--- flow/config.mk ---
export PLATFORM = sky130hd
export DESIGN_NAME = cordic_rotation_top
export DESIGN_NICKNAME = cordic_rotation_top
export VERILOG_FILES = /design/flow/design.v
export SDC_FILE = /design/flow/constraint.sdc
export NUM_CORES = 4
export LEC_CHECK = 0
export CAP_MARGIN = 20
export CORE_MARGIN = 2
export CORE_UTILIZATION = 64
export SLEW_MARGIN = 20
--- flow/constraint.sdc ---
create_clock -name core_clock -period 4.21 [get_ports {clk}]
set_input_delay 0.8420 -clock core_clock [delete_from_list [all_inputs] [get_ports {clk}]]
set_output_delay 0.8420 -clock core_clock [all_outputs]
set_load 0.01 [all_outputs]
--- flow/design.v ---
`timescale 1ns / 1ps
module stages_rotation #(parameter data_width=16,angle_width=16,cordic_steps=16,stage_number=1)(
    input clk,
    input nreset,
    input enable,
    input signed [data_width-1:0] x_vec_in,
    input signed [data_width-1:0] y_vec_in,
    input signed [angle_width-1:0]angle_in,
    input signed [angle_width-1:0]target_angle,
    output signed [data_width-1:0] x_vec_out,
    output signed [data_width-1:0] y_vec_out,
    output reg signed [angle_width-1:0]angle_out,
    output reg signed [angle_width-1:0]target_angle_out,
    output reg done
    );
    wire signed [angle_width-1:0] atan [cordic_steps-1:0];
    assign atan[0] = 20'h02000; 
    assign atan[1] = 20'h012E4;
    assign atan[2] = 20'h009FB;
    assign atan[3] = 20'h00511;
    assign atan[4] = 20'h0028B;
    assign atan[5] = 20'h00145;
    assign atan[6] = 20'h000A2;
    assign atan[7] = 20'h00051;
    assign atan[8] = 20'h00028;
    assign atan[9] = 20'h00014;
    assign atan[10] = 20'h0000A;
    assign atan[11] = 20'h00005;
    assign atan[12] = 20'h00002;
    assign atan[13] = 20'h00001;
    assign atan[14] = 20'h00000;
    assign atan[15] = 20'h00000;
    reg signed [data_width-1:0]x_temp_out,y_temp_out;
    assign x_vec_out = x_temp_out;
    assign y_vec_out = y_temp_out;
    always @(posedge clk) begin
        if (~nreset) begin
            x_temp_out <= $signed({data_width{1'b0}});
            y_temp_out <= $signed({data_width{1'b0}});
				angle_out <= 0;
            done <= 1'b0;
        end
        else begin
            if (enable) begin
                if ($signed(target_angle) <= $signed(angle_in)) begin
                    x_temp_out <= x_vec_in + (y_vec_in>>>(stage_number-1));
                    y_temp_out <= y_vec_in - (x_vec_in>>>(stage_number-1));
                    angle_out <= angle_in - atan[stage_number-1];
                end
                else begin
                    x_temp_out <= x_vec_in - (y_vec_in>>>(stage_number-1));
                    y_temp_out <= y_vec_in + (x_vec_in>>>(stage_number-1));
                    angle_out <= angle_in + atan[(stage_number-1)];
                end
                target_angle_out <= target_angle;
                done <= 1'b1;
            end
            else begin
                x_temp_out <= $signed({data_width{1'b0}});
                y_temp_out <= $signed({data_width{1'b0}});
					 angle_out <= 0;
                done <= 1'b0;
            end
        end
    end
endmodule
`timescale 1ns / 1ps
module cordic_rotation_top#(parameter data_width=16,cordic_steps=16,angle_width=20)(
    input clk,
    input nreset,
    input enable,
    input signed [data_width-1:0] x_vec_in,
    input signed [data_width-1:0] y_vec_in,
    input [angle_width-1:0] target_angle,
    output wire signed  [data_width-1:0] x_vec_out,
    output wire signed  [data_width-1:0] y_vec_out,
    output reg done
    );
    wire signed [data_width-1:0] x [0:cordic_steps-1];
    wire signed [data_width-1:0] y [0:cordic_steps-1];
    wire signed [angle_width-1:0] angle_stages [0:cordic_steps-1];
    wire [1:cordic_steps] status;
	 reg signed [data_width-1+16:0] temp_x_vec_out,temp_y_vec_out;
	 wire done_last_stage;
	 reg signed [data_width-1:0] temp_x_vec_in,temp_y_vec_in;
	 reg [angle_width-1:0]temp_t_ang;
	 wire signed [angle_width-1:0] temp_target_angle [0:cordic_steps-1];
	 reg temp_enable;
	 always @(posedge clk) begin
		if(~nreset) begin
			temp_x_vec_in <= {data_width{1'b0}};
			temp_y_vec_in <= {data_width{1'b0}};
			temp_t_ang <= {angle_width{1'b0}};
			temp_enable <= 1'b0;
		end
		else begin
			if (enable) begin
				temp_enable <= 1'b1;				
				if ($signed(target_angle)>=$signed(20'h04000)) begin
				    if ($signed(target_angle)>=$signed(20'h08000)) begin
				        if ($signed(target_angle)>=$signed(20'h0C000)) begin
				            temp_x_vec_in <= x_vec_in;
                            temp_y_vec_in <= y_vec_in;
                            temp_t_ang <= $signed(target_angle) - $signed(20'h10000);
   				        end
				        else begin
				            temp_x_vec_in <= -x_vec_in;
                            temp_y_vec_in <= -y_vec_in;
                            temp_t_ang <= $signed(target_angle) - $signed(20'h08000);
				        end
				    end
				    else begin
                        temp_x_vec_in <= -x_vec_in;
                        temp_y_vec_in <= -y_vec_in;
                        temp_t_ang <= $signed(target_angle) - $signed(20'h08000);
  				    end
				end
                else if ($signed(target_angle)<=$signed(-20'h04000)) begin
                    if ($signed(target_angle)<=$signed(-20'h08000)) begin
                        if ($signed(target_angle)<=$signed(-20'h0C000)) begin
				            temp_x_vec_in <= x_vec_in;
                            temp_y_vec_in <= y_vec_in;
                            temp_t_ang <= $signed(target_angle) + $signed(20'h10000);
                        end
                        else begin
				            temp_x_vec_in <= -x_vec_in;
                            temp_y_vec_in <= -y_vec_in;
                            temp_t_ang <= $signed(target_angle) + $signed(20'h08000);
                        end
                    end
                    else begin
                        temp_x_vec_in <= -x_vec_in;
                        temp_y_vec_in <= -y_vec_in;
                        temp_t_ang <= $signed(target_angle) + $signed(20'h08000);
                    end
                end
				else begin
					temp_x_vec_in <= x_vec_in;
					temp_y_vec_in <= y_vec_in;
					temp_t_ang <= $signed(target_angle);
				end
			end
			else begin
				temp_enable <= 1'b0;
				temp_x_vec_in <= {data_width{1'b0}};
				temp_y_vec_in <= {data_width{1'b0}};
				temp_t_ang <= {angle_width{1'b0}};
			end
		end
	 end
    assign status[1] = temp_enable;
    assign x[0] = temp_x_vec_in;
    assign y[0] = temp_y_vec_in;
    assign angle_stages[0] = {angle_width{1'b0}};
    assign temp_target_angle[0] = temp_t_ang;
    genvar i;
    generate
        for (i=1;i<cordic_steps-1;i=i+1) begin:gen_rotation
            stages_rotation #(
                .data_width(data_width),
                .angle_width(angle_width),
                .cordic_steps(cordic_steps),
                .stage_number(i)
                )
            first(
                .clk(clk),
                .nreset(nreset),
                .enable(status[i]),
                .x_vec_in(x[i-1]),
                .y_vec_in(y[i-1]),
                .angle_in(angle_stages[i-1]),
                .target_angle(temp_target_angle[i-1]),
                .x_vec_out(x[i]),
                .y_vec_out(y[i]),
                .angle_out(angle_stages[i]),
                .target_angle_out(temp_target_angle[i]),
                .done(status[i+1])
                );
        end
    endgenerate
    stages_rotation #(
        .data_width(data_width),
        .angle_width(angle_width),
        .cordic_steps(cordic_steps),
        .stage_number(cordic_steps-1)
        )
    last(
        .clk(clk),
        .nreset(nreset),
        .enable(status[cordic_steps-1]),
        .x_vec_in(x[cordic_steps-2]),
        .y_vec_in(y[cordic_steps-2]),
        .angle_in(angle_stages[cordic_steps-2]),
        .target_angle(temp_target_angle[cordic_steps-2]),
        .x_vec_out(x[cordic_steps-1]),
        .y_vec_out(y[cordic_steps-1]),
        .angle_out(angle_stages[cordic_steps-1]),
        .target_angle_out(temp_target_angle[cordic_steps-1]),
        .done(done_last_stage)
        );
    reg counter;
	assign x_vec_out = temp_x_vec_out[data_width+7:8];
	assign y_vec_out = temp_y_vec_out[data_width+7:8];
	 always @(posedge clk) begin
        if (~nreset) begin
            done <= 1'b0;
        end
        else begin
            done <= done_last_stage;
            if (done_last_stage) begin
                    temp_x_vec_out <= $signed(x[cordic_steps-1])*$signed(16'b0000000010011011);
                    temp_y_vec_out <= $signed(y[cordic_steps-1])*$signed(16'b0000000010011011);
            end
        end
    end
endmodule
--- flow/run.sh ---
#!/bin/bash
# the make line also repeats each setting of config.mk as NAME=value (left out here)
make -C /OpenROAD-flow-scripts/flow DESIGN_CONFIG=/design/flow/config.mk WORK_HOME=/design/flow/orfs CLKGATE_MAP_FILE= finish
==> results of run 1 <==
## metrics by stage
stage          util [%]  hold slack, ns  instance area [um^2]
2_1_floorplan         -           0.408                 75900
3_3_place_gp       77.3           0.414                 88400
3_5_place_dp       77.3           0.415                 88400
4_1_cts            86.2           0.429                 98600
5_1_grt            89.8           0.436                103000
6_report           89.8           0.427                103000
## cell type report
| class | count | share of cell area (%) |
|---|---|---|
| Sequential cell | 1109 | 24.7 |
| Inverter | 773 | 2.90 |
| Clock inverter | 77 | 1.05 |
| Clock buffer | 151 | 3.25 |
| Multi-Input combinational cell | 6063 | 50.5 |
| Tap cell | 1512 | 1.84 |
| Timing Repair Buffer | 1987 | 15.7 |
## repair_timing
item | in CTS | in global routing
pin swaps | 562 | 665
buffers inserted | 450 | 272
endpoints found under the setup margin | 340 | 429
cloned | 2 | 2
gates resized | 514 | 765
## metal layers
metal	part of all wire (%)	global-route usage [%]	up-vias
li1	-	-	32151
met1	37	39.5	33500
met2	50	64.2	3258
met3	6.4	4.86	1305
met4	7.2	17.5	6
met5	0.019	0	-
==> run summary, run 1 <==
run metrics: hold-fix buffer count after cts 0, Worst Setup End Kind flip-flop, Max clock buf depth 3, Core ar. 114000 um^2, GP Congestion 0.938, Top area cell types dfxtp_1 22%, ha_1 18%, edfxtp_1 13%, xnor2_1 5.3%, nor2_1 5.3%, CP peak stage delay 0.47 ns, VDD IR-drop max 0.000357 V, CTS H-Tree Depth 3, Worst EP arrival 5.91 ns, remaining global-route overflow 0, clock-pin slew on the worst setup and hold paths 0.06 ns, drt first pass iters 8, sequential share of power 43.3%, P_comb 2.69 mW, Internal 19.3 mW, Hold Crit Depth 0, Synth async-reset ratio 0%, sw frac 24.3%, clk latency of the worst-skew pair 0.77 ns, Reg2Reg Launch Point gen_rotation[13].first.angle_out[12], Top logic family adder cells, antenna violation net count after detailed routing 0, yosys aoi share 14.6%, Pwr per Cell Area 249 nW/um^2, area growth from synthesis to layout 39.1%, worst setup slack after layout -1.04 ns, Starting DRT DRC Count 5290, max_cap viols 0, fillcell total 4946, top power group the clock network, chip area 118000 um^2, slack of the worst reg-to-reg path -1.04 ns, Synth cell types 88, Slew Viols, Final 0, Rows 124, die width 344 um, fp util 64.6%, Worst Hold End gen_rotation[1].first.target_angle_out[7], cell area after synthesis 73800 um^2, Net Switching 6.22 mW, Clk pwr share 46.1%, Clock Skew 0.0430 ns, worst path required time 4.87 ns, simple share 14.6%, CTS tree done, overall routing resource usage 35.0%, DP Cell Count 10948, crit path time final 5.25 ns, Buf+Inv Stages, Crit Path 4, CP top delay family AND-OR/OR-AND gates, setup TNS -186.44 ns, via density per instance 6.02, Pleak 47.9 nW, tool warnings 77, Dominant cell area share 21.6%, top_reg_cell synth dfxtp_1, f_max 190 MHz, status finished with violations, Final setup viols 376, Avg Inst Size Synth 9.10 um^2, Residual DRC 0, post-synth net total 9371, EDFF count, synth 312, WL/cell 20.8 um, MI comb area 51900 um^2, first-pass GRT wire length 338000 um, Fin. Hold Viols 0, count leader, synth ha_1, initial antenna violation count 3, Synth warnings 16, slew margin rel. 39.1%, yosys stat cell total 8108, pin slew with the least headroom to its limit 0.905 ns, unrepaired setup endpoints after global routing true, worst-path maximum fanout 6, xor-xnor portion of the synthesized cell area 8.82%, Die Y 344 um, non-filler cells, final 11672, clk sinks 1109, post-synthesis instance total 8108, P_clk 11.8 mW, Crit path depth 25, yosys adder share 21.8%, YS chip area 73800 um^2, Fail Reasons setup timing, Routed WL 243000 um, Reg area 25400 um^2, n_diodes 0, Comb power frac 10.5%, largest net degree at the start of global routing 52, Yosys top cell by area dfxtp_1, Crit Reg-Reg Endpoint gen_rotation[14].first.y_temp_out[12], Tot Pwr 25.5 mW, critical path startpoint gen_rotation[13].first.angle_out[12], CTS Root Cell clkbuf_16, Top Ports 88, #FFs+latches synth 1109, Worst path slowest cell dfxtp_2, vias 70220, Setup crit end gen_rotation[14].first.y_temp_out[12], Setup CP Type flip-flop to flip-flop, worst reg-to-reg path cell count 25, Startpoint Class flip-flop, HP Start temp_t_ang[7], worst hold-check path type flip-flop to flip-flop, cycle use final 125%, vias in the first global route 68869, sequential cell area fraction in the yosys report 34.3%, Port Buffers 87, Num CTS Buffers 120, most frequent cells after synthesis 1082 x ha_1, 1044 x nor2_1, 797 x dfxtp_1, post-DP HPWL 145000 um, worst slack, placed -0.948 ns, mux share 0.995%, final net count 11317, Seq power 11.1 mW
==> run 2: changes to the inputs <==
ABC_AREA = 1   (was not set)
CELL_PAD_IN_SITES_GLOBAL_PLACEMENT = 2   (was not set)
CORE_UTILIZATION = 40   (was 64)
CTS_CLUSTER_DIAMETER = 156   (was not set)
HOLD_SLACK_MARGIN = 0.03   (was not set)
MIN_ROUTING_LAYER = met1   (was not set)
PLACE_DENSITY = 0.6   (was not set)
TNS_END_PERCENT = 15   (was not set)
clock period = 3.87 ns   (was 4.21 ns; I/O delays follow)
==> run summary, run 2 <==
run metrics: Starting DRT DRC Count 3968 (was 5290), first-pass GRT wire length 395000 um (was 338000 um), Pwr per Cell Area 260 nW/um^2 (was 249 nW/um^2), Setup CP Type flip-flop to flip-flop (unchanged), Max clock buf depth 3 (unchanged), largest net degree at the start of global routing 57 (was 52), yosys adder share 21.0% (was 21.8%), P_clk 13.2 mW (was 11.8 mW), Clock Skew 0.0325 ns (was 0.0430 ns), P_comb 2.65 mW (was 2.69 mW), design area 107000 um^2 (was 103000 um^2), worst reg-to-reg path cell count 30 (was 25), VDD IR-drop max 0.000378 V (was 0.000357 V), Worst Hold End done (was gen_rotation[1].first.target_angle_out[7]), Num CTS Buffers 137 (was 120), slack of the worst reg-to-reg path -0.53 ns (was -1.04 ns), DRT met1 WL 129000 um (was 88900 um), yosys stat cell total 9814 (was 8108), sequential share of power 43.2% (was 43.3%), Worst path slowest cell edfxtp_1 (was dfxtp_2), Cell Area, Placed 95400 um^2 (was 88400 um^2), worst path required time 4.55 ns (was 4.87 ns), mux share 0% (was 0.995%), Pleak 52.7 nW (was 47.9 nW), Top area cell types dfxtp_1 21%, ha_1 18%, edfxtp_1 12%, a21oi_1 8.8%, inv_1 8.0% (was dfxtp_1 22%, ha_1 18%, edfxtp_1 13%, xnor2_1 5.3%, nor2_1 5.3%), Routed WL 258000 um (was 243000 um), worst hold-check path type flip-flop to flip-flop (unchanged), Reg area 25400 um^2 (about the same), Reg2Reg Launch Point gen_rotation[7].first.target_angle_out[18] (was gen_rotation[13].first.angle_out[12]), clock-pin slew on the worst setup and hold paths 0.06 ns (about the same), final net count 13437 (was 11317), area growth from synthesis to layout 40.3% (was 39.1%), slew margin rel. 42.1% (was 39.1%), Residual DRC 0 (unchanged), remaining global-route overflow 0 (unchanged), Worst Setup End Kind flip-flop (unchanged), DP Cell Count 14283 (was 10948), CP peak stage delay 0.47 ns (about the same), Setup crit end gen_rotation[8].first.y_temp_out[12] (was gen_rotation[14].first.y_temp_out[12]), count leader, synth inv_1 (was ha_1), f_max 227 MHz (was 190 MHz), drt first pass iters 6 (was 8), CTS tree done (unchanged), Max Used Layer met4 (was met5), critical path startpoint gen_rotation[7].first.target_angle_out[18] (was gen_rotation[13].first.angle_out[12]), MI comb area 49400 um^2 (was 51900 um^2), clk latency of the worst-skew pair 0.81 ns (was 0.77 ns), Fail Reasons setup timing (unchanged), cell area after synthesis 76500 um^2 (was 73800 um^2), Synth async-reset ratio 0% (unchanged), Core ar. 190000 um^2 (was 114000 um^2), Seq power 12.0 mW (was 11.1 mW), Top Ports 88 (unchanged), xor-xnor portion of the synthesized cell area 3.15% (was 8.82%), post-synth net total 11077 (was 9371), non-filler cells, final 14798 (was 11672), setup TNS -29.32 ns (was -186.44 ns), final hold slack 0.433 ns (was 0.427 ns), antenna violation net count after detailed routing 0 (unchanged), CTS Root Cell clkbuf_16 (unchanged), worst slack, placed -0.869 ns (was -0.948 ns), CP top delay family simple AND/OR/NAND/NOR gates (was AND-OR/OR-AND gates), Net Switching 7.06 mW (was 6.22 mW), Rows 160 (was 124), Die Y 441 um (was 344 um), Crit path depth 30 (was 25), overall routing resource usage 25.7% (was 35.0%), #FFs+latches synth 1109 (unchanged), die width 441 um (was 344 um), Comb power frac 9.5% (was 10.5%), status finished with violations (unchanged), vias 72932 (was 70220), yosys aoi share 18.8% (was 14.6%), vias in the first global route 71299 (was 68869), Synth cell types 60 (was 88), cycle use final 114% (was 125%), GP Congestion 0.931 (was 0.938), Clk pwr share 47.3% (was 46.1%), worst setup slack after layout -0.533 ns (was -1.04 ns), top_reg_cell synth dfxtp_1 (unchanged), Worst EP arrival 5.08 ns (was 5.91 ns), CTS H-Tree Depth 4 (was 3), simple share 15.3% (was 14.6%), initial antenna violation count 11 (was 3), WL/cell 17.5 um (was 20.8 um), met3 wire length 9510 um (was 15700 um), EDFF count, synth 312 (unchanged), sw frac 25.3% (was 24.3%), crit path time final 4.40 ns (was 5.25 ns), Crit Reg-Reg Endpoint gen_rotation[8].first.y_temp_out[12] (was gen_rotation[14].first.y_temp_out[12]), Util after Layout 56.4% (was 89.8%), hold-fix buffer count after cts 0 (unchanged), most frequent cells after synthesis 1624 x inv_1, 1441 x nand2_1, 1338 x a21oi_1 (was 1082 x ha_1, 1044 x nor2_1, 797 x dfxtp_1), top power group the clock network (unchanged), Hold Crit Depth 2 (was 0), Startpoint Class flip-flop (unchanged), Yosys top cell by area dfxtp_1 (unchanged), Slew Viols, Final 0 (unchanged), via density per instance 4.93 (was 6.02), Port Buffers 87 (unchanged), fp util 40.2% (was 64.6%), tool warnings 76 (was 77), sequential cell area fraction in the yosys report 33.1% (was 34.3%), fillcell total 17881 (was 4946), WL met2 114000 um (was 121000 um), Buf+Inv Stages, Crit Path 3 (was 4), post-synthesis instance total 9814 (was 8108), chip area 195000 um^2 (was 118000 um^2), clk sinks 1109 (unchanged), Top logic family adder cells (unchanged), Synth warnings 16 (unchanged), HP Start last.done (was temp_t_ang[7]), pin slew with the least headroom to its limit 0.863 ns (was 0.905 ns), post-DP HPWL 207000 um (was 145000 um), max_cap viols 0 (unchanged), YS chip area 76500 um^2 (was 73800 um^2), Final setup viols 201 (was 376), Avg Inst Size Synth 7.80 um^2 (was 9.10 um^2), Fin. Hold Viols 0 (unchanged), unrepaired setup endpoints after global routing true (unchanged), Tot Pwr 27.9 mW (was 25.5 mW), Dominant cell area share 20.9% (was 21.6%), worst-path maximum fanout 5 (was 6), Internal 20.8 mW (was 19.3 mW)
==> run 2: area by class of cell <==
class	instances	share of cell area, %
inverter	1635	5.78
timing repair buffer	2346	17.3
multi-input combinational	6944	46.1
clock buffer	180	3.60
clock inverter	71	0.706
antenna	1	0.00233
sequential	1109	23.6
tap	2511	2.93
timing repair inverter	1	0.0152
==> run 2: timing repair <==
action,4_1_cts,5_1_grt
hold endpoints to repair,0,0
setup endpoints to repair,333,400
pin swaps,181,352
setup buffers,129,148
resized,496,805
gates cloned,1,4
==> run 2: routing by layer <==
layer	global-route usage [%]	vias to the layer above
met5	0	-
met4	5.78	0
met3	2.80	293
met2	41.2	1117
met1	37.2	33746
li1	-	37776
==> run 3: changes to the inputs <==
ABC_AREA = not set   (was 1)
CELL_PAD_IN_SITES_GLOBAL_PLACEMENT = not set   (was 2)
CTS_CLUSTER_DIAMETER = not set   (was 156)
HOLD_SLACK_MARGIN = not set   (was 0.03)
MIN_ROUTING_LAYER = not set   (was met1)
TNS_END_PERCENT = not set   (was 15)
clock period = 6.0 ns   (was 3.87 ns; I/O delays follow)
==> run summary, run 3 <==
run metrics: Worst path slowest cell edfxtp_1 (unchanged), final hold slack 0.432 ns (was 0.433 ns), slack of the worst reg-to-reg path 0.25 ns (was -0.53 ns), Crit path depth 25 (was 30), chip area 188000 um^2 (was 195000 um^2), clk latency of the worst-skew pair 0.76 ns (was 0.81 ns), pin slew with the least headroom to its limit 0.990 ns (was 0.863 ns), HP Start temp_t_ang[8] (was last.done), most frequent cells after synthesis 1082 x ha_1, 1044 x nor2_1, 797 x dfxtp_1 (was 1624 x inv_1, 1441 x nand2_1, 1338 x a21oi_1), Yosys top cell by area dfxtp_1 (unchanged), fillcell total 17518 (was 17881), Clk pwr share 46.0% (was 47.3%), Top Ports 88 (unchanged), GP Congestion 0.881 (was 0.931), Worst Hold End gen_rotation[1].first.target_angle_out[8] (was done), YS chip area 73800 um^2 (was 76500 um^2), antenna violation net count after detailed routing 0 (unchanged), area growth from synthesis to layout 11.3% (was 40.3%), VDD IR-drop max 0.000285 V (was 0.000378 V), worst-path maximum fanout 7 (was 5), Starting DRT DRC Count 2835 (was 3968), initial antenna violation count 2 (was 11), Num CTS Buffers 121 (was 137), xor-xnor portion of the synthesized cell area 8.82% (was 3.15%), DP Cell Count 10559 (was 14283), CTS H-Tree Depth 3 (was 4), overall routing resource usage 18.1% (was 25.7%), final net count 9493 (was 13437), setup TNS 0 ns (was -29.32 ns), fp util 40.3% (was 40.2%), EDFF count, synth 312 (unchanged), Startpoint Class flip-flop (unchanged), worst path required time 6.63 ns (was 4.55 ns), yosys adder share 21.8% (was 21.0%), vias in the first global route 54803 (was 71299), Reg2Reg Launch Point gen_rotation[6].first.target_angle_out[5] (was gen_rotation[7].first.target_angle_out[18]), f_max 174 MHz (was 227 MHz), Internal 12.9 mW (was 20.8 mW), Dominant cell area share 21.6% (was 20.9%), Residual DRC 0 (unchanged), CTS Root Cell clkbuf_16 (unchanged), Setup crit end gen_rotation[7].first.y_temp_out[15] (was gen_rotation[8].first.y_temp_out[12]), first-pass GRT wire length 280000 um (was 395000 um), cycle use final 95.9% (was 114%), top power group the clock network (unchanged), yosys stat cell total 8108 (was 9814), post-DP HPWL 138000 um (was 207000 um), drt first pass iters 5 (was 6), Slew Viols, Final 0 (unchanged), MI comb area 45200 um^2 (was 49400 um^2), largest net degree at the start of global routing 52 (was 57), non-filler cells, final 10804 (was 14798), P_clk 7.78 mW (was 13.2 mW), Die Y 434 um (was 441 um), Top area cell types dfxtp_1 22%, ha_1 18%, edfxtp_1 13%, xnor2_1 5.3%, nor2_1 5.3% (was dfxtp_1 21%, ha_1 18%, edfxtp_1 12%, a21oi_1 8.8%, inv_1 8.0%), Fin. Hold Viols 0 (unchanged), CTS tree done (unchanged), Max clock buf depth 3 (unchanged), Top logic family adder cells (unchanged), Seq power 7.76 mW (was 12.0 mW), count leader, synth ha_1 (was inv_1), Pwr per Cell Area 206 nW/um^2 (was 260 nW/um^2), status finished clean (was finished with violations), Final setup viols 0 (was 201), sw frac 23.7% (was 25.3%), Crit path top cell by count o21ai_0, mux share 0.995% (was 0%), Worst Setup End Kind flip-flop (unchanged), Avg Inst Size Synth 9.10 um^2 (was 7.80 um^2), Comb power frac 8.1% (was 9.5%), cell area after synthesis 73800 um^2 (was 76500 um^2), via density per instance 5.15 (was 4.93), Buf+Inv Stages, Crit Path 2 (was 3), Rows 157 (was 160), worst reg-to-reg path cell count 25 (was 30), top_reg_cell synth dfxtp_1 (unchanged), Synth cell types 88 (was 60), max_cap viols 0 (unchanged), Crit Reg-Reg Endpoint gen_rotation[7].first.y_temp_out[15] (was gen_rotation[8].first.y_temp_out[12]), #FFs+latches synth 1109 (unchanged), sequential cell area fraction in the yosys report 34.3% (was 33.1%), Synth warnings 16 (unchanged), worst slack, placed 0.0387 ns (was -0.869 ns), vias 55621 (was 72932), CP peak stage delay 0.53 ns (was 0.47 ns), Setup CP Type flip-flop to flip-flop (unchanged), Pleak 36.6 nW (was 52.7 nW), Net Switching 4.01 mW (was 7.06 mW), sequential share of power 45.9% (was 43.2%), clock-pin slew on the worst setup and hold paths 0.06 ns (about the same), Clock Skew 0.0200 ns (was 0.0325 ns), Hold Crit Depth 0 (was 2), Core ar. 183000 um^2 (was 190000 um^2), worst setup slack after layout 0.246 ns (was -0.533 ns), crit path time final 5.75 ns (was 4.40 ns), simple share 14.6% (was 15.3%), P_comb 1.37 mW (was 2.65 mW), critical path startpoint gen_rotation[6].first.target_angle_out[5] (was gen_rotation[7].first.target_angle_out[18]), clk sinks 1109 (unchanged), Port Buffers 87 (unchanged), CP top delay family AND-OR/OR-AND gates (was simple AND/OR/NAND/NOR gates), post-synthesis instance total 8108 (was 9814), Synth async-reset ratio 0% (unchanged), tool warnings 71 (was 76), worst hold-check path type flip-flop to flip-flop (unchanged), slew margin rel. 33.8% (was 42.1%), die width 434 um (was 441 um), remaining global-route overflow 0 (unchanged), yosys aoi share 14.6% (was 18.8%), Routed WL 172000 um (was 258000 um), WL/cell 15.9 um (was 17.5 um), Worst EP arrival 6.39 ns (was 5.08 ns), Reg area 25300 um^2 (was 25400 um^2), post-synth net total 9371 (was 11077)
run 3: final cells by class:
cell class	instances	area share (%)
Timing Repair Buffer	162	1.81
Clock buffer	154	4.00
Inverter	773	3.54
Multi-Input combinational cell	6063	55.0
Clock inverter	78	1.08
Sequential cell	1109	30.8
Tap cell	2464	3.75
Antenna cell	1	0.00305
run 3: what timing repair did:
action	in CTS	in global routing
endpoints found under the setup margin	1	54
gates resized	1	52
buffers inserted	0	9
cloned	0	1
hold buffers	0	0
pin swaps	0	3
run 3: metal layers:
metal / global-route usage (%) / share of wire (%) / up-vias / wire length, um
met5: 0 / 0 / - / 0
li1: - / - / 28482 / -
met2: 31.1 / 47 / 754 / 81100
met1: 23.8 / 47 / 26105 / 80900
met3: 2.10 / 2.9 / 280 / 4930
met4: 5.42 / 3.0 / 0 / 5210
run 3: stage by stage:
step           util, %  instance area (um^2)  power (mW)
6_report          44.8                 82100        16.9
3_3_place_gp      42.4                 77700        9.25
3_5_place_dp      42.4                 77700        9.27
5_1_grt           44.8                 82100        17.6
2_1_floorplan        -                 73800        8.96
4_1_cts           44.7                 81800        17.1
==> run 4: changes to the inputs <==
CELL_PAD_IN_SITES_DETAIL_PLACEMENT = 2   (was not set)
CORE_UTILIZATION = 71   (was 40)
SLEW_MARGIN = 15   (was 20)
TNS_END_PERCENT = 45   (was not set)
==> run summary, run 4 <==
run metrics: Core ar. 103000 um^2 (was 183000 um^2), count leader, synth ha_1 (unchanged), post-synth net total 9371 (unchanged), Top logic family adder cells (unchanged), sequential cell area fraction in the yosys report 34.3% (unchanged), post-synthesis instance total 8108 (unchanged), Dominant cell area share 21.6% (unchanged), YS chip area 73800 um^2 (unchanged), top_reg_cell synth dfxtp_1 (unchanged), Synth cell types 88 (unchanged), Yosys top cell by area dfxtp_1 (unchanged), most frequent cells after synthesis 1082 x ha_1, 1044 x nor2_1, 797 x dfxtp_1 (unchanged), Failed at 3_5_place_dp, simple share 14.6% (unchanged), yosys adder share 21.8% (unchanged), xor-xnor portion of the synthesized cell area 8.82% (unchanged), EDFF count, synth 312 (unchanged), Die Y 326 um (was 434 um), fp util 71.4% (was 40.3%), Synth async-reset ratio 0% (unchanged), Avg Inst Size Synth 9.10 um^2 (unchanged), Synth warnings 16 (unchanged), Top area cell types dfxtp_1 22%, ha_1 18%, edfxtp_1 13%, xnor2_1 5.3%, nor2_1 5.3% (unchanged), GP Congestion 0.947 (was 0.881), Rows 118 (was 157), yosys stat cell total 8108 (unchanged), chip area 107000 um^2 (was 188000 um^2), mux share 0.995% (unchanged), Top Ports 88 (unchanged), status stopped before the end (was finished clean), cell area after synthesis 73800 um^2 (unchanged), #FFs+latches synth 1109 (unchanged), die width 326 um (was 434 um), Port Buffers 87 (unchanged), yosys aoi share 14.6% (unchanged), Err [ERROR DPL-0033] detailed placement checks failed during check placement.
## run 4: through the flow
stage	area (um^2)	setup slack (ns)	power, mW	cells	hold slack (ns)
floorplan	73800	0.295	8.96	8108	0.408
global placement	76300	0.332	9.25	9478	0.418
==> run 5: changes to the inputs <==
CELL_PAD_IN_SITES_DETAIL_PLACEMENT = not set   (was 2)
CTS_CLUSTER_SIZE = 25   (was not set)
PLACE_DENSITY = 0.64   (was 0.6)
SLEW_MARGIN = 20   (was 15)
TNS_END_PERCENT = not set   (was 45)
clock period = 5.37 ns   (was 6.0 ns; I/O delays follow)
==> run summary, run 5 <==
run metrics: EDFF count, synth 312 (unchanged), chip area 107000 um^2 (unchanged), most frequent cells after synthesis 1082 x ha_1, 1044 x nor2_1, 797 x dfxtp_1 (unchanged), HP Start temp_t_ang[12], VDD IR-drop max 0.000273 V, Reg2Reg Launch Point gen_rotation[10].first.target_angle_out[5], overall routing resource usage 32.7%, WL/cell 18.2 um, crit path time final 5.22 ns, slew margin rel. 26.9%, worst slack, placed -0.298 ns, #FFs+latches synth 1109 (unchanged), drt first pass iters 8, worst setup slack after layout 0.148 ns, cycle use final 97.2%, Worst EP arrival 5.83 ns, Max Used Layer met5, xor-xnor portion of the synthesized cell area 8.82% (unchanged), Die Y 326 um (unchanged), max_cap viols 0, status finished clean (was stopped before the end), f_max 191 MHz, Routed WL 181000 um, Num CTS Buffers 115, Crit path depth 24, Net Switching 4.55 mW, met3 wire length 8770 um, Setup crit end gen_rotation[11].first.x_temp_out[15], Buf+Inv Stages, Crit Path 1, post-DP HPWL 138000 um, initial antenna violation count 3, WL met2 87600 um, top power group registers, CTS tree done, CP top delay family AND-OR/OR-AND gates, CTS Root Cell clkbuf_16, Cell Area, Placed 77700 um^2, hold-fix buffer count after cts 0, YS chip area 73800 um^2 (unchanged), count leader, synth ha_1 (unchanged), Clock Skew 0.0282 ns, largest net degree at the start of global routing 52, area growth from synthesis to layout 12.6%, post-synth net total 9371 (unchanged), Synth async-reset ratio 0% (unchanged), yosys aoi share 14.6% (unchanged), worst reg-to-reg path cell count 24, Worst path slowest cell edfxtp_1, Setup CP Type flip-flop to flip-flop, P_comb 1.65 mW, Pleak 37.9 nW, Core ar. 103000 um^2 (unchanged), sw frac 24.6%, simple share 14.6% (unchanged), Reg area 25300 um^2, final net count 9712, tool warnings 74, yosys adder share 21.8% (unchanged), Starting DRT DRC Count 4184, Worst Setup End Kind flip-flop, Clk pwr share 44.2%, Util after Layout 80.4%, antenna violation net count after detailed routing 0, Pwr per Cell Area 222 nW/um^2, GP Congestion 0.955 (was 0.947), vias 59018, Max clock buf depth 3, Worst Hold End gen_rotation[1].first.target_angle_out[12], n_diodes 0, post-synthesis instance total 8108 (unchanged), MI comb area 46000 um^2, CTS H-Tree Depth 3, mux share 0.995% (unchanged), remaining global-route overflow 0, Tot Pwr 18.5 mW, Final setup viols 0, design area 83100 um^2, CP peak stage delay 0.44 ns, first-pass GRT wire length 288000 um, Avg Inst Size Synth 9.10 um^2 (unchanged), P_clk 8.17 mW, pin slew with the least headroom to its limit 1.10 ns, sequential cell area fraction in the yosys report 34.3% (unchanged), worst-path maximum fanout 3, Internal 13.9 mW, sequential share of power 46.9%, Synth warnings 16 (unchanged), Residual DRC 0, yosys stat cell total 8108 (unchanged), Top logic family adder cells (unchanged), slack of the worst reg-to-reg path 0.15 ns, Slew Viols, Final 0, cell area after synthesis 73800 um^2 (unchanged), Yosys top cell by area dfxtp_1 (unchanged), clk sinks 1109, fillcell total 6708, Comb power frac 8.9%, top_reg_cell synth dfxtp_1 (unchanged), via density per instance 5.94, Rows 118 (unchanged), vias in the first global route 57896, Crit Reg-Reg Endpoint gen_rotation[11].first.x_temp_out[15], worst path required time 5.98 ns, critical path startpoint gen_rotation[10].first.target_angle_out[5], Startpoint Class flip-flop, Dominant cell area share 21.6% (unchanged), Synth cell types 88 (unchanged), clock-pin slew on the worst setup and hold paths 0.06 ns, DP Cell Count 9659, Top Ports 88 (unchanged), die width 326 um (unchanged), worst hold-check path type flip-flop to flip-flop, Port Buffers 87 (unchanged), Top area cell types dfxtp_1 22%, ha_1 18%, edfxtp_1 13%, xnor2_1 5.3%, nor2_1 5.3% (unchanged), non-filler cells, final 9930, Seq power 8.67 mW, clk latency of the worst-skew pair 0.74 ns, Hold Crit Depth 0, ordered cell list for the critical path ha_4 > a21o_1 > a21o_1 > a21o_1 > a21o_1 > a221o_1 > a21oi_2 > nand3b_1 > o211ai_1 > buf_4 > mux2_4 > ha_1 > a21o_1 > a21o_1 > a21o_1 > a21oi_2 > nor2b_1 > o21a_1 > o31a_1 > o41ai_4 > o21ai_2 > a31oi_1 > xnor2_1 > nor2_1, Crit path top cell by count a21o_1, fp util 71.4% (unchanged), Fin. Hold Viols 0, DRT met1 WL 77900 um
## run 5: what timing repair did
| action | in CTS | in global routing |
|---|---|---|
| pin swaps | 3 | 97 |
| buffers inserted | 2 | 46 |
| cloned | 0 | 4 |
| setup endpoints to repair | 37 | 178 |
| resized | 35 | 317 |
## run 5: layout make-up
class                           instances  share of cell area (%)
Clock buffer                          149                    3.82
Clock inverter                         69                   0.855
Inverter                              773                    3.50
Multi-Input combinational cell       6063                    55.3
Sequential cell                      1109                    30.5
Tap cell                             1380                    2.08
Timing Repair Buffer                  387                    3.97
## run 5: metrics by stage
| step | setup TNS, ns | hold WS, ns |
|---|---|---|
| CTS | 0 | 0.433 |
| global placement | -0.0413 | 0.416 |
| finish | 0 | 0.435 |
| floorplan | -0.154 | 0.408 |
| detailed placement | -1.50 | 0.417 |
| global route | -0.871 | 0.448 |
## run 5: per-layer routing
metal  global-route usage (%)  up-vias
li1                         -    28922
met3                     3.63      409
met5                        0        -
met2                     56.6     1666
met1                     42.2    28017
met4                     11.7        4
==> run 6: changes to the inputs <==
CAP_MARGIN = 10   (was 20)
CORE_UTILIZATION = 72   (was 71)
CTS_CLUSTER_DIAMETER = 353   (was not set)
CTS_CLUSTER_SIZE = not set   (was 25)
PLACE_DENSITY = 0.67   (was 0.64)
SETUP_SLACK_MARGIN = 0.64   (was not set)
clock period = 5.2 ns   (was 5.37 ns; I/O delays follow)
==> run summary, run 6 <==
run metrics: first-pass GRT wire length 295000 um (was 288000 um), HP Start temp_t_ang[4] (was temp_t_ang[12]), fp util 72.5% (was 71.4%), Internal 14.7 mW (was 13.9 mW), WL/cell 22.2 um (was 18.2 um), Residual DRC 0 (unchanged), simple share 14.6% (unchanged), Starting DRT DRC Count 6146 (was 4184), Dominant cell area share 21.6% (unchanged), hold-fix buffer count after cts 0 (unchanged), Reg2Reg Launch Point gen_rotation[6].first.target_angle_out[5] (was gen_rotation[10].first.target_angle_out[5]), worst reg-to-reg path cell count 26 (was 24), worst path required time 5.79 ns (was 5.98 ns), xor-xnor portion of the synthesized cell area 8.82% (unchanged), Hold Crit Depth 0 (unchanged), max_cap viols 0 (unchanged), Die Y 324 um (was 326 um), Top logic family adder cells (unchanged), Crit path depth 26 (was 24), die width 324 um (was 326 um), fillcell total 4366 (was 6708), post-DP HPWL 134000 um (was 138000 um), Fail Reasons setup timing, EDFF count, synth 312 (unchanged), worst setup slack after layout -0.256 ns (was 0.148 ns), Worst path slowest cell edfxtp_1 (unchanged), VDD IR-drop max 0.000301 V (was 0.000273 V), post-synthesis instance total 8108 (unchanged), f_max 183 MHz (was 191 MHz), area growth from synthesis to layout 24.0% (was 12.6%), Buf+Inv Stages, Crit Path 4 (was 1), Synth cell types 88 (unchanged), worst hold-check path type flip-flop to flip-flop (unchanged), initial antenna violation count 11 (was 3), Net Switching 4.91 mW (was 4.55 mW), Setup CP Type flip-flop to flip-flop (unchanged), Seq power 8.95 mW (was 8.67 mW), crit path time final 5.46 ns (was 5.22 ns), Pleak 41.5 nW (was 37.9 nW), Pwr per Cell Area 214 nW/um^2 (was 222 nW/um^2), CP top delay family AND-OR/OR-AND gates (unchanged), Crit Reg-Reg Endpoint gen_rotation[7].first.x_temp_out[15] (was gen_rotation[11].first.x_temp_out[15]), via density per instance 6.43 (was 5.94), design area 91500 um^2 (was 83100 um^2), Worst Setup End Kind flip-flop (unchanged), Clock Skew 0.0311 ns (was 0.0282 ns), unrepaired setup endpoints after global routing true, clock-pin slew on the worst setup and hold paths 0.06 ns (about the same), sequential share of power 45.7% (was 46.9%), Num CTS Buffers 112 (was 115), Final setup viols 21 (was 0), Fin. Hold Viols 0 (unchanged), Comb power frac 11.5% (was 8.9%), Setup crit end gen_rotation[7].first.x_temp_out[15] (was gen_rotation[11].first.x_temp_out[15]), Core ar. 102000 um^2 (was 103000 um^2), P_comb 2.26 mW (was 1.65 mW), chip area 105000 um^2 (was 107000 um^2), YS chip area 73800 um^2 (unchanged), mux share 0.995% (unchanged), Top Ports 88 (unchanged), slack of the worst reg-to-reg path -0.26 ns (was 0.15 ns), Max clock buf depth 3 (unchanged), Yosys top cell by area dfxtp_1 (unchanged), critical path startpoint gen_rotation[6].first.target_angle_out[5] (was gen_rotation[10].first.target_angle_out[5]), Worst EP arrival 6.04 ns (was 5.83 ns), Rows 117 (was 118), Crit path top cell by count a21o_1 (unchanged), yosys stat cell total 8108 (unchanged), DP Cell Count 9596 (was 9659), Routed WL 230000 um (was 181000 um), tool warnings 76 (was 74), Worst Hold End gen_rotation[1].first.target_angle_out[4] (was gen_rotation[1].first.target_angle_out[12]), GP Congestion 0.938 (was 0.955), status finished with violations (was finished clean), sw frac 25.1% (was 24.6%), largest net degree at the start of global routing 52 (unchanged), Util after Layout 90.0% (was 80.4%), vias 66579 (was 59018), P_clk 8.39 mW (was 8.17 mW), slew margin rel. 17.8% (was 26.9%), Port Buffers 87 (unchanged), clk sinks 1109 (unchanged), #FFs+latches synth 1109 (unchanged), drt first pass iters 6 (was 8), final net count 10147 (was 9712), remaining global-route overflow 0 (unchanged), cycle use final 105% (was 97.2%), CTS H-Tree Depth 3 (unchanged), Cell Area, Placed 78400 um^2 (was 77700 um^2), CTS Root Cell clkbuf_16 (unchanged), most frequent cells after synthesis 1082 x ha_1, 1044 x nor2_1, 797 x dfxtp_1 (unchanged), post-synth net total 9371 (unchanged), overall routing resource usage 34.4% (was 32.7%), Clk pwr share 42.8% (was 44.2%), top_reg_cell synth dfxtp_1 (unchanged), Slew Viols, Final 0 (unchanged), Synth warnings 16 (unchanged), sequential cell area fraction in the yosys report 34.3% (unchanged), yosys adder share 21.8% (unchanged), Tot Pwr 19.6 mW (was 18.5 mW), vias in the first global route 60376 (was 57896), setup TNS -2.61 ns (was 0 ns), worst-path maximum fanout 5 (was 3), CP peak stage delay 0.45 ns (was 0.44 ns), clk latency of the worst-skew pair 0.74 ns (about the same), count leader, synth ha_1 (unchanged), Startpoint Class flip-flop (unchanged), yosys aoi share 14.6% (unchanged), cell area after synthesis 73800 um^2 (unchanged), Avg Inst Size Synth 9.10 um^2 (unchanged), pin slew with the least headroom to its limit 1.23 ns (was 1.10 ns), Top area cell types dfxtp_1 22%, ha_1 18%, edfxtp_1 13%, xnor2_1 5.3%, nor2_1 5.3% (unchanged), CTS tree done (unchanged), antenna violation net count after detailed routing 0 (unchanged), top power group registers (unchanged), non-filler cells, final 10351 (was 9930), Synth async-reset ratio 0% (unchanged)
-- run 6: layout make-up --
type	instances	area, um^2	share of cell area, %
Inverter	773	2990	3.26
Timing Repair inverter	1	6.26	0.00684
Timing Repair Buffer	824	7200	7.87
Clock inverter	49	517	0.565
Multi-Input combinational cell	6063	50400	55.1
Sequential cell	1109	25400	27.8
Antenna cell	3	7.51	0.00820
Tap cell	1368	1710	1.87
Clock buffer	161	3250	3.55
-- run 6: stage by stage --
| stage | hold slack (ns) | setup WS [ns] |
|---|---|---|
| detailed placement | 0.419 | -0.224 |
| finish | 0.430 | -0.256 |
| global placement | 0.414 | -0.0558 |
| global route | 0.440 | -0.506 |
| CTS | 0.434 | 0.177 |
| floorplan | 0.408 | 0.197 |
-- run 6: what timing repair did --
item                       CTS  global route
buffers inserted           227           306
setup endpoints to repair  282           338
gates cloned                 5             4
resized                    314           887
pin swaps                  262           738
-- run 6: metal layers --
layer	global-route usage [%]	vias to the layer above	routed length, um
met5	0	-	120
met4	17.7	14	19000
met3	4.87	1477	18300
met2	61.1	3805	109000
met1	40.4	31506	82800
li1	-	29777	-
==> run 7: changes to the inputs <==
CAP_MARGIN = 25   (was 10)
CORE_MARGIN = 9   (was 2)
CORE_UTILIZATION = 42   (was 72)
CTS_CLUSTER_DIAMETER = not set   (was 353)
GPL_TIMING_DRIVEN = 0   (was not set)
HOLD_SLACK_MARGIN = -0.0   (was not set)
MAX_ROUTING_LAYER = met5   (was not set)
MIN_ROUTING_LAYER = met1   (was not set)
PLACE_DENSITY = not set   (was 0.67)
PLACE_DENSITY_LB_ADDON = 0.11   (was not set)
SETUP_SLACK_MARGIN = not set   (was 0.64)
SLEW_MARGIN = 35   (was 20)
TNS_END_PERCENT = 30   (was not set)
clock period = 7.32 ns   (was 5.2 ns; I/O delays follow)
==> run summary, run 7 <==
run metrics: count leader, synth ha_1 (unchanged), Yosys top cell by area dfxtp_1 (unchanged), drt first pass iters 5 (was 6), GP Congestion 0.861 (was 0.938), Worst path slowest cell fa_1 (was edfxtp_1), Starting DRT DRC Count 3089 (was 6146), slew margin rel. 40.3% (was 17.8%), Crit path top cell by count a21oi_1 (was a21o_1), Top Ports 88 (unchanged), die width 437 um (was 324 um), Rows 153 (was 117), largest net degree at the start of global routing 33 (was 52), Port Buffers 85 (was 87), clk sinks 1109 (unchanged), Max clock buf depth 3 (unchanged), first-pass GRT wire length 293000 um (was 295000 um), Top area cell types dfxtp_1 22%, ha_1 18%, edfxtp_1 13%, xnor2_1 5.3%, nor2_1 5.3% (unchanged), f_max 147 MHz (was 183 MHz), yosys stat cell total 8108 (unchanged), Worst Setup End Kind flip-flop (unchanged), non-filler cells, final 10766 (was 10351), Startpoint Class flip-flop (unchanged), Worst Hold End gen_rotation[1].first.target_angle_out[9] (was gen_rotation[1].first.target_angle_out[4]), final net count 9595 (was 10147), ordered cell list for the critical path ha_1 > nand4_2 > nor4_2 > a21boi_2 > a2111oi_4 > nand2_1 > xnor2_1 > nor2_1 > clkbuf_1 > inv_1 > fa_1 > a21o_1 > a21oi_1 > o21bai_1 > a21oi_1 > o21bai_1 > a21oi_1 > o21ai_0 > o41ai_1 > o21ai_0 > o41ai_1 > xor2_1 > nor2_1, clock-pin slew on the worst setup and hold paths 0.06 ns (about the same), vias 55984 (was 66579), via density per instance 5.20 (was 6.43), remaining global-route overflow 0 (unchanged), WL/cell 16.9 um (was 22.2 um), Final setup viols 0 (was 21), Residual DRC 0 (unchanged), Synth async-reset ratio 0% (unchanged), Pwr per Cell Area 171 nW/um^2 (was 214 nW/um^2), sequential cell area fraction in the yosys report 34.3% (unchanged), n_diodes 0 (was 3), Fin. Hold Viols 0 (unchanged), yosys aoi share 14.6% (unchanged), Crit Reg-Reg Endpoint gen_rotation[14].first.angle_out[18] (was gen_rotation[7].first.x_temp_out[15]), tool warnings 71 (was 76), fillcell total 16760 (was 4366), antenna violation net count after detailed routing 0 (unchanged), Seq power 6.36 mW (was 8.95 mW), clk latency of the worst-skew pair 0.78 ns (was 0.74 ns), worst-path maximum fanout 19 (was 5), post-CTS setup buffer count 0 (was 227), Synth warnings 16 (unchanged), Core ar. 174000 um^2 (was 102000 um^2), area growth from synthesis to layout 11.2% (was 24.0%), Buf+Inv Stages, Crit Path 2 (was 4), sw frac 24.3% (was 25.1%), fp util 42.4% (was 72.5%), post-DP HPWL 148000 um (was 134000 um), Worst EP arrival 7.45 ns (was 6.04 ns), CP peak stage delay 0.56 ns (was 0.45 ns), HP Start temp_t_ang[9] (was temp_t_ang[4]), #FFs+latches synth 1109 (unchanged), setup TNS 0 ns (was -2.61 ns), Synth cell types 88 (unchanged), P_clk 6.56 mW (was 8.39 mW), worst slack, placed 0.182 ns (was -0.224 ns), final hold slack 0.437 ns (was 0.430 ns), Slew Viols, Final 0 (unchanged), initial antenna violation count 0 (was 11), post-synth net total 9371 (unchanged), Num CTS Buffers 132 (was 112), worst hold-check path type flip-flop to flip-flop (unchanged), mux share 0.995% (unchanged), P_comb 1.12 mW (was 2.26 mW), Hold Crit Depth 0 (unchanged), vias in the first global route 55298 (was 60376), hold-fix buffer count after cts 0 (unchanged), Crit path depth 23 (was 26), Die Y 437 um (was 324 um), Util after Layout 47.1% (was 90.0%), critical path startpoint gen_rotation[13].first.target_angle_out[19] (was gen_rotation[6].first.target_angle_out[5]), Clk pwr share 46.7% (was 42.8%), Gates resized, CTS repair 0 (was 314), Setup crit end gen_rotation[14].first.angle_out[18] (was gen_rotation[7].first.x_temp_out[15]), Net Switching 3.41 mW (was 4.91 mW), most frequent cells after synthesis 1082 x ha_1, 1044 x nor2_1, 797 x dfxtp_1 (unchanged), sequential share of power 45.3% (was 45.7%), pin slew with the least headroom to its limit 0.890 ns (was 1.23 ns), max_cap viols 0 (unchanged), cycle use final 93.2% (was 105%), Routed WL 181000 um (was 230000 um), worst path required time 7.95 ns (was 5.79 ns), YS chip area 73800 um^2 (unchanged), crit path time final 6.82 ns (was 5.46 ns), post-synthesis instance total 8108 (unchanged), CTS H-Tree Depth 4 (was 3), cell area after synthesis 73800 um^2 (unchanged), Pleak 36.4 nW (was 41.5 nW), Top logic family adder cells (unchanged), Reg2Reg Launch Point gen_rotation[13].first.target_angle_out[19] (was gen_rotation[6].first.target_angle_out[5]), VDD IR-drop max 0.000156 V (was 0.000301 V), worst reg-to-reg path cell count 23 (was 26), chip area 191000 um^2 (was 105000 um^2), overall routing resource usage 18.6% (was 34.4%), MI comb area 45000 um^2 (was 50400 um^2), yosys adder share 21.8% (unchanged), Reg area 25300 um^2 (was 25400 um^2), Internal 10.6 mW (was 14.7 mW), top_reg_cell synth dfxtp_1 (unchanged), EDFF count, synth 312 (unchanged), DP Cell Count 10524 (was 9596), worst setup slack after layout 0.498 ns (was -0.256 ns), CTS Root Cell clkbuf_16 (unchanged), Comb power frac 8.0% (was 11.5%), unrepaired setup endpoints after global routing false (was true), CP top delay family AND-OR/OR-AND gates (unchanged), Setup CP Type flip-flop to flip-flop (unchanged), Clock Skew 0.0264 ns (was 0.0311 ns), Avg Inst Size Synth 9.10 um^2 (unchanged), xor-xnor portion of the synthesized cell area 8.82% (unchanged), status finished clean (was finished with violations), Dominant cell area share 21.6% (unchanged), simple share 14.6% (unchanged), top power group the clock network (was registers), slack of the worst reg-to-reg path 0.50 ns (was -0.26 ns), CTS tree done (unchanged)
[run 7: layout make-up]
cell class / count / area share (%)
Multi-Input combinational cell: 6063 / 54.9
Sequential cell: 1109 / 30.9
Clock inverter: 60 / 0.745
Timing Repair Buffer: 91 / 1.10
Clock buffer: 183 / 4.59
Inverter: 773 / 3.54
Tap cell: 2325 / 3.54
Buffer: 162 / 0.771
[run 7: layer usage]
metal,vias to the layer above,wire length (um),track usage [%]
li1,28705,-,-
met1,26311,86500,24.7
met2,735,85400,31.7
met5,-,0,0
met3,233,5450,2.34
met4,0,4060,4.83
[run 7: per-stage QoR]
stage	power, mW	cell area, um^2
final	14.0	82100
after global routing	14.6	82100
after CTS	14.3	82100
after detailed placement	7.61	77700
after global placement	7.60	77600
after floorplan	7.34	73800
==> run 8: changes to the inputs <==
CAP_MARGIN = 20   (was 25)
CELL_PAD_IN_SITES_GLOBAL_PLACEMENT = 2   (was not set)
CORE_ASPECT_RATIO = 0.68   (was not set)
CORE_MARGIN = 2   (was 9)
CORE_UTILIZATION = 40   (was 42)
CTS_CLUSTER_SIZE = 100   (was not set)
HOLD_SLACK_MARGIN = 0.16   (was -0.0)
MIN_ROUTING_LAYER = not set   (was met1)
PLACE_DENSITY_LB_ADDON = 0.27   (was 0.11)
SLEW_MARGIN = 20   (was 35)
TNS_END_PERCENT = not set   (was 30)
clock period = 6.0 ns   (was 7.32 ns; I/O delays follow)
==> run summary, run 8 <==
run metrics: Port Buffers 85 (unchanged), slew margin rel. 16.9% (was 40.3%), Worst Hold End gen_rotation[3].first.target_angle_out[6] (was gen_rotation[1].first.target_angle_out[9]), simple share 14.6% (unchanged), worst setup slack after layout 0.145 ns (was 0.498 ns), first-pass GRT wire length 335000 um (was 293000 um), Top area cell types dfxtp_1 22%, ha_1 18%, edfxtp_1 13%, xnor2_1 5.3%, nor2_1 5.3% (unchanged), Clk pwr share 44.9% (was 46.7%), Comb power frac 9.6% (was 8.0%), post-synth net total 9371 (unchanged), Reg2Reg Launch Point gen_rotation[3].first.target_angle_out[5] (was gen_rotation[13].first.target_angle_out[19]), clock-pin slew on the worst setup and hold paths 0.07 ns (was 0.06 ns), Clock Skew 0.0355 ns (was 0.0264 ns), Worst EP arrival 6.47 ns (was 7.45 ns), Dominant cell area share 21.6% (unchanged), CP top delay family AND-OR/OR-AND gates (unchanged), slack of the worst reg-to-reg path 0.14 ns (was 0.50 ns), Startpoint Class flip-flop (unchanged), overall routing resource usage 23.2% (was 18.6%), final hold slack 0.438 ns (was 0.437 ns), Residual DRC 0 (unchanged), CTS Root Cell clkbuf_16 (unchanged), setup TNS 0 ns (unchanged), Setup CP Type flip-flop to flip-flop (unchanged), critical path startpoint gen_rotation[3].first.target_angle_out[5] (was gen_rotation[13].first.target_angle_out[19]), top_reg_cell synth dfxtp_1 (unchanged), worst hold-check path type flip-flop to flip-flop (unchanged), HP Start gen_rotation[2].first.target_angle_out[6] (was temp_t_ang[9]), crit path time final 5.86 ns (was 6.82 ns), sequential share of power 45.5% (was 45.3%), Buf+Inv Stages, Crit Path 1 (was 2), worst reg-to-reg path cell count 25 (was 23), clk sinks 1109 (unchanged), area growth from synthesis to layout 12.9% (was 11.2%), Net Switching 4.48 mW (was 3.41 mW), Synth warnings 16 (unchanged), Routed WL 222000 um (was 181000 um), Worst path slowest cell edfxtp_1 (was fa_1), Pwr per Cell Area 205 nW/um^2 (was 171 nW/um^2), sw frac 26.2% (was 24.3%), Top logic family adder cells (unchanged), clk latency of the worst-skew pair 0.80 ns (was 0.78 ns), #FFs+latches synth 1109 (unchanged), Worst Setup End Kind flip-flop (unchanged), tool warnings 71 (unchanged), Slew Viols, Final 0 (unchanged), max_cap viols 0 (unchanged), Synth cell types 88 (unchanged), Internal 12.6 mW (was 10.6 mW), die width 525 um (was 437 um), non-filler cells, final 10901 (was 10766), P_clk 7.68 mW (was 6.56 mW), Avg Inst Size Synth 9.10 um^2 (unchanged), initial antenna violation count 7 (was 0), vias in the first global route 53998 (was 55298), f_max 171 MHz (was 147 MHz), WL/cell 20.3 um (was 16.9 um), Pleak 37.0 nW (was 36.4 nW), top power group registers (was the clock network), design area 83300 um^2 (was 82100 um^2), yosys aoi share 14.6% (unchanged), fillcell total 17521 (was 16760), largest net degree at the start of global routing 28 (was 33), Seq power 7.77 mW (was 6.36 mW), Cell Area, Placed 77900 um^2 (was 77700 um^2), fp util 40.4% (was 42.4%), antenna violation net count after detailed routing 0 (unchanged), Util after Layout 45.7% (was 47.1%), Die Y 358 um (was 437 um), Final setup viols 0 (unchanged), final net count 9636 (was 9595), remaining global-route overflow 0 (unchanged), most frequent cells after synthesis 1082 x ha_1, 1044 x nor2_1, 797 x dfxtp_1 (unchanged), pin slew with the least headroom to its limit 1.25 ns (was 0.890 ns), Fin. Hold Viols 0 (unchanged), Crit path depth 25 (was 23), post-synthesis instance total 8108 (unchanged), sequential cell area fraction in the yosys report 34.3% (unchanged), Tot Pwr 17.1 mW (was 14.0 mW), drt first pass iters 6 (was 5), Crit path top cell by count a21o_1 (was a21oi_1), EDFF count, synth 312 (unchanged), Hold Crit Depth 0 (unchanged), Core ar. 183000 um^2 (was 174000 um^2), post-DP HPWL 181000 um (was 148000 um), vias 57652 (was 55984), Top Ports 88 (unchanged), CTS tree done (unchanged), P_comb 1.65 mW (was 1.12 mW), yosys stat cell total 8108 (unchanged), Synth async-reset ratio 0% (unchanged), Max clock buf depth 3 (unchanged), xor-xnor portion of the synthesized cell area 8.82% (unchanged), YS chip area 73800 um^2 (unchanged), Starting DRT DRC Count 5074 (was 3089), worst path required time 6.61 ns (was 7.95 ns), GP Congestion 0.928 (was 0.861), via density per instance 5.29 (was 5.20), Rows 129 (was 153), CP peak stage delay 0.51 ns (was 0.56 ns), chip area 188000 um^2 (was 191000 um^2), yosys adder share 21.8% (unchanged), cycle use final 97.6% (was 93.2%), mux share 0.995% (unchanged), Setup crit end gen_rotation[4].first.y_temp_out[14] (was gen_rotation[14].first.angle_out[18]), CTS H-Tree Depth 3 (was 4), count leader, synth ha_1 (unchanged), worst-path maximum fanout 10 (was 19), VDD IR-drop max 0.000250 V (was 0.000156 V), DP Cell Count 10625 (was 10524), worst slack, placed -1.49 ns (was 0.182 ns), Crit Reg-Reg Endpoint gen_rotation[4].first.y_temp_out[14] (was gen_rotation[14].first.angle_out[18]), Num CTS Buffers 117 (was 132), status finished clean (unchanged), cell area after synthesis 73800 um^2 (unchanged), Yosys top cell by area dfxtp_1 (unchanged)
run 8: cell type report:
type | count | area [um^2] | share of cell area (%)
Timing Repair Buffer | 153 | 1450 | 1.74
Clock buffer | 151 | 3270 | 3.93
Antenna cell | 3 | 7.51 | 0.00901
Multi-Input combinational cell | 6064 | 45800 | 54.9
Buffer | 153 | 719 | 0.863
Timing Repair inverter | 2 | 10.0 | 0.0120
Clock inverter | 70 | 783 | 0.940
Sequential cell | 1109 | 25300 | 30.4
Inverter | 773 | 2950 | 3.54
Tap cell | 2423 | 3030 | 3.64
run 8: timing repair:
| action | in CTS | in global routing |
|---|---|---|
| setup buffers | 20 | 36 |
| hold buffers | 0 | 0 |
| pin swaps | 6 | 36 |
| gates cloned | 3 | 1 |
| endpoints found under the setup margin | 194 | 133 |
| gates resized | 105 | 208 |
run 8: per-layer routing:
layer  routed length (um)  share of wire [%]  GRT usage (%)
met5                    0                  0              0
met4                 3280                1.5           3.72
met3                19200                8.6           6.36
met2                69000                 31           25.9
met1               130000                 59           40.8
==> run 9: changes to the inputs <==
CELL_PAD_IN_SITES_GLOBAL_PLACEMENT = not set   (was 2)
CORE_ASPECT_RATIO = not set   (was 0.68)
CORE_UTILIZATION = 70   (was 40)
CTS_CLUSTER_SIZE = 36   (was 100)
GPL_TIMING_DRIVEN = not set   (was 0)
HOLD_SLACK_MARGIN = not set   (was 0.16)
MAX_ROUTING_LAYER = not set   (was met5)
PLACE_DENSITY_LB_ADDON = not set   (was 0.27)
SETUP_SLACK_MARGIN = 0.72   (was not set)
clock period = 4.38 ns   (was 6.0 ns; I/O delays follow)
==> run summary, run 9 <==
run metrics: post-DP HPWL 147000 um (was 181000 um), mux share 0.995% (unchanged), GP Congestion 0.929 (was 0.928), Die Y 329 um (was 358 um), most frequent cells after synthesis 1082 x ha_1, 1044 x nor2_1, 797 x dfxtp_1 (unchanged), clk sinks 1109 (unchanged), Top logic family adder cells (unchanged), chip area 108000 um^2 (was 188000 um^2), sequential cell area fraction in the yosys report 34.3% (unchanged), Top Ports 88 (unchanged), yosys adder share 21.8% (unchanged), post-synth net total 9371 (unchanged), die width 329 um (was 525 um), hold-fix buffer count after cts 0 (unchanged), CTS Root Cell clkbuf_16 (unchanged), Cell Area, Placed 86700 um^2 (was 77900 um^2), top_reg_cell synth dfxtp_1 (unchanged), Num CTS Buffers 116 (was 117), CTS H-Tree Depth 3 (unchanged), post-synthesis instance total 8108 (unchanged), Dominant cell area share 21.6% (unchanged), Avg Inst Size Synth 9.10 um^2 (unchanged), xor-xnor portion of the synthesized cell area 8.82% (unchanged), Top area cell types dfxtp_1 22%, ha_1 18%, edfxtp_1 13%, xnor2_1 5.3%, nor2_1 5.3% (unchanged), Core ar. 105000 um^2 (was 183000 um^2), Synth async-reset ratio 0% (unchanged), Port Buffers 87 (was 85), Failed at 5_1_grt, Synth warnings 16 (unchanged), yosys aoi share 14.6% (unchanged), count leader, synth ha_1 (unchanged), worst slack, placed -0.838 ns (was -1.49 ns), simple share 14.6% (unchanged), fp util 70.3% (was 40.4%), yosys stat cell total 8108 (unchanged), Rows 119 (was 129), Synth cell types 88 (unchanged), #FFs+latches synth 1109 (unchanged), Max clock buf depth 3 (unchanged), EDFF count, synth 312 (unchanged), remaining global-route overflow 6607, Err [ERROR GRT-0232] Routing congestion too high. Check the congestion heatmap in the GUI., status stopped before the end (was finished clean), overall routing resource usage 97.9%, Yosys top cell by area dfxtp_1 (unchanged), YS chip area 73800 um^2 (unchanged), cell area after synthesis 73800 um^2 (unchanged)
-- run 9: timing repair --
item | CTS
buffers inserted | 520
gates cloned | 1
endpoints found under the hold margin | 0
pin swaps | 531
setup endpoints to repair | 534
gates resized | 656
-- run 9: per-stage QoR --
step           hold WS [ns]  std cells  utilization (%)
4_1_cts               0.432      11335             93.3
3_5_place_dp          0.416      10595             82.6
3_3_place_gp          0.414      10595             82.6
2_1_floorplan         0.408       8108                -
-- run 9: per-layer routing --
layer	overflow	global-route usage [%]
met5	17	57.7
met4	1645	112
met3	200	79.9
met2	4584	120
met1	161	88.9
==> run 10: changes to the inputs <==
CAP_MARGIN = 5   (was 20)
CORE_UTILIZATION = 72   (was 70)
CTS_CLUSTER_DIAMETER = 52   (was not set)
CTS_CLUSTER_SIZE = not set   (was 36)
PLACE_DENSITY = 0.64   (was not set)
SETUP_SLACK_MARGIN = 1.16   (was 0.72)
TNS_END_PERCENT = 80   (was not set)
clock period = 5.72 ns   (was 4.38 ns; I/O delays follow)
==> run summary, run 10 <==
run metrics: final hold slack 0.423 ns, Final setup viols 15, CTS tree done, HP Start temp_t_ang[8], Core ar. 102000 um^2 (was 105000 um^2), simple share 14.6% (unchanged), Pleak 41.9 nW, Util after Layout 90.3%, final net count 10280, Setup CP Type flip-flop to flip-flop, Worst Setup End Kind flip-flop, largest net degree at the start of global routing 52, Residual DRC 0, CP peak stage delay 0.82 ns, die width 324 um (was 329 um), Starting DRT DRC Count 7771, vias 69194, Reg2Reg Launch Point gen_rotation[13].first.angle_out[18], setup TNS -3.70 ns, P_clk 8.78 mW, GP Congestion 0.947 (was 0.929), Net Switching 4.79 mW, area growth from synthesis to layout 24.4%, #FFs+latches synth 1109 (unchanged), sequential share of power 43.4%, Clk pwr share 46.8%, Seq power 8.15 mW, Top Ports 88 (unchanged), Internal 14.0 mW, YS chip area 73800 um^2 (unchanged), Worst path slowest cell dfxtp_1, VDD IR-drop max 0.000256 V, design area 91800 um^2, non-filler cells, final 10499, slack of the worst reg-to-reg path -0.48 ns, crit path time final 6.20 ns, Setup crit end gen_rotation[14].first.y_temp_out[14], Cell Area, Placed 77200 um^2 (was 86700 um^2), clock-pin slew on the worst setup and hold paths 0.06 ns, Synth cell types 88 (unchanged), cell area after synthesis 73800 um^2 (unchanged), post-DP HPWL 133000 um (was 147000 um), sw frac 25.5%, Routed WL 248000 um, status finished with violations (was stopped before the end), Synth async-reset ratio 0% (unchanged), worst reg-to-reg path cell count 25, Crit path depth 25, worst path required time 6.36 ns, Synth warnings 16 (unchanged), Pwr per Cell Area 204 nW/um^2, antenna violation net count after detailed routing 0, clk sinks 1109 (unchanged), DP Cell Count 9459 (was 10595), worst slack, placed 0.259 ns (was -0.838 ns), fillcell total 4111, vias in the first global route 66226, Avg Inst Size Synth 9.10 um^2 (unchanged), Crit Reg-Reg Endpoint gen_rotation[14].first.y_temp_out[14], Worst EP arrival 6.84 ns, remaining global-route overflow 0, mux share 0.995% (unchanged), CTS Root Cell clkbuf_16 (unchanged), Buf+Inv Stages, Crit Path 5, Top area cell types dfxtp_1 22%, ha_1 18%, edfxtp_1 13%, xnor2_1 5.3%, nor2_1 5.3% (unchanged), clk latency of the worst-skew pair 0.81 ns, Max clock buf depth 3 (unchanged), P_comb 1.85 mW, yosys aoi share 14.6% (unchanged), xor-xnor portion of the synthesized cell area 8.82% (unchanged), Worst Hold End gen_rotation[1].first.target_angle_out[8], yosys adder share 21.8% (unchanged), unrepaired setup endpoints after global routing true, drt first pass iters 14, most frequent cells after synthesis 1082 x ha_1, 1044 x nor2_1, 797 x dfxtp_1 (unchanged), Yosys top cell by area dfxtp_1 (unchanged), post-synthesis instance total 8108 (unchanged), Num CTS Buffers 135 (was 116), critical path startpoint gen_rotation[13].first.angle_out[18], pin slew with the least headroom to its limit 1.54 ns, cycle use final 108%, Die Y 324 um (was 329 um), EDFF count, synth 312 (unchanged), first-pass GRT wire length 335000 um, slew margin rel. -3.79%, worst-path maximum fanout 5, via density per instance 6.59, worst hold-check path type flip-flop to flip-flop, Fail Reasons capacitance limit, slew limit, setup timing, overall routing resource usage 39.5%, Comb power frac 9.8%, Fin. Hold Viols 0, fp util 72.5% (was 70.3%), WL/cell 23.6 um, Clock Skew 0.0360 ns, initial antenna violation count 14, Slew Viols, Final 2, sequential cell area fraction in the yosys report 34.3% (unchanged), Tot Pwr 18.8 mW, tool warnings 76, CP top delay family AND-OR/OR-AND gates, post-synth net total 9371 (unchanged), worst setup slack after layout -0.479 ns, CTS H-Tree Depth 4 (was 3), Dominant cell area share 21.6% (unchanged), yosys stat cell total 8108 (unchanged), chip area 105000 um^2 (was 108000 um^2), Top logic family adder cells (unchanged), count leader, synth ha_1 (unchanged), top_reg_cell synth dfxtp_1 (unchanged), Rows 117 (was 119), Port Buffers 87 (unchanged), f_max 161 MHz, top power group the clock network, max_cap viols 1, Startpoint Class flip-flop, Hold Crit Depth 0
run 10: area by class of cell:
class                      count  area, um^2  share of cell area [%]
multi-input combinational   6065       49200                    53.6
clock inverter                63         661                   0.719
timing repair buffer         932        8040                    8.75
inverter                     773        2990                    3.26
sequential                  1109       25400                    27.6
clock buffer                 185        3830                    4.17
tap                         1368        1710                    1.86
antenna                        3        7.51                 0.00818
timing repair inverter         1        8.76                 0.00954
run 10: routing by layer:
metal  GRT usage (%)  vias to the layer above  routed length [um]  share of wire, %
met1            43.7                    32349               84900                34
met2            68.3                     4656              113000                46
met4            27.2                       32               24000               9.7
met3            7.98                     2044               25600                10
li1                -                    30113                   -                 -
met5               0                        -                 462              0.19
run 10: what timing repair did:
action,in CTS,in global routing
resized,685,261
pin swaps,626,293
gates cloned,12,0
setup endpoints to repair,309,351
buffers inserted,654,123
hold buffers,0,0
Power and IR drop assume default switching activity.
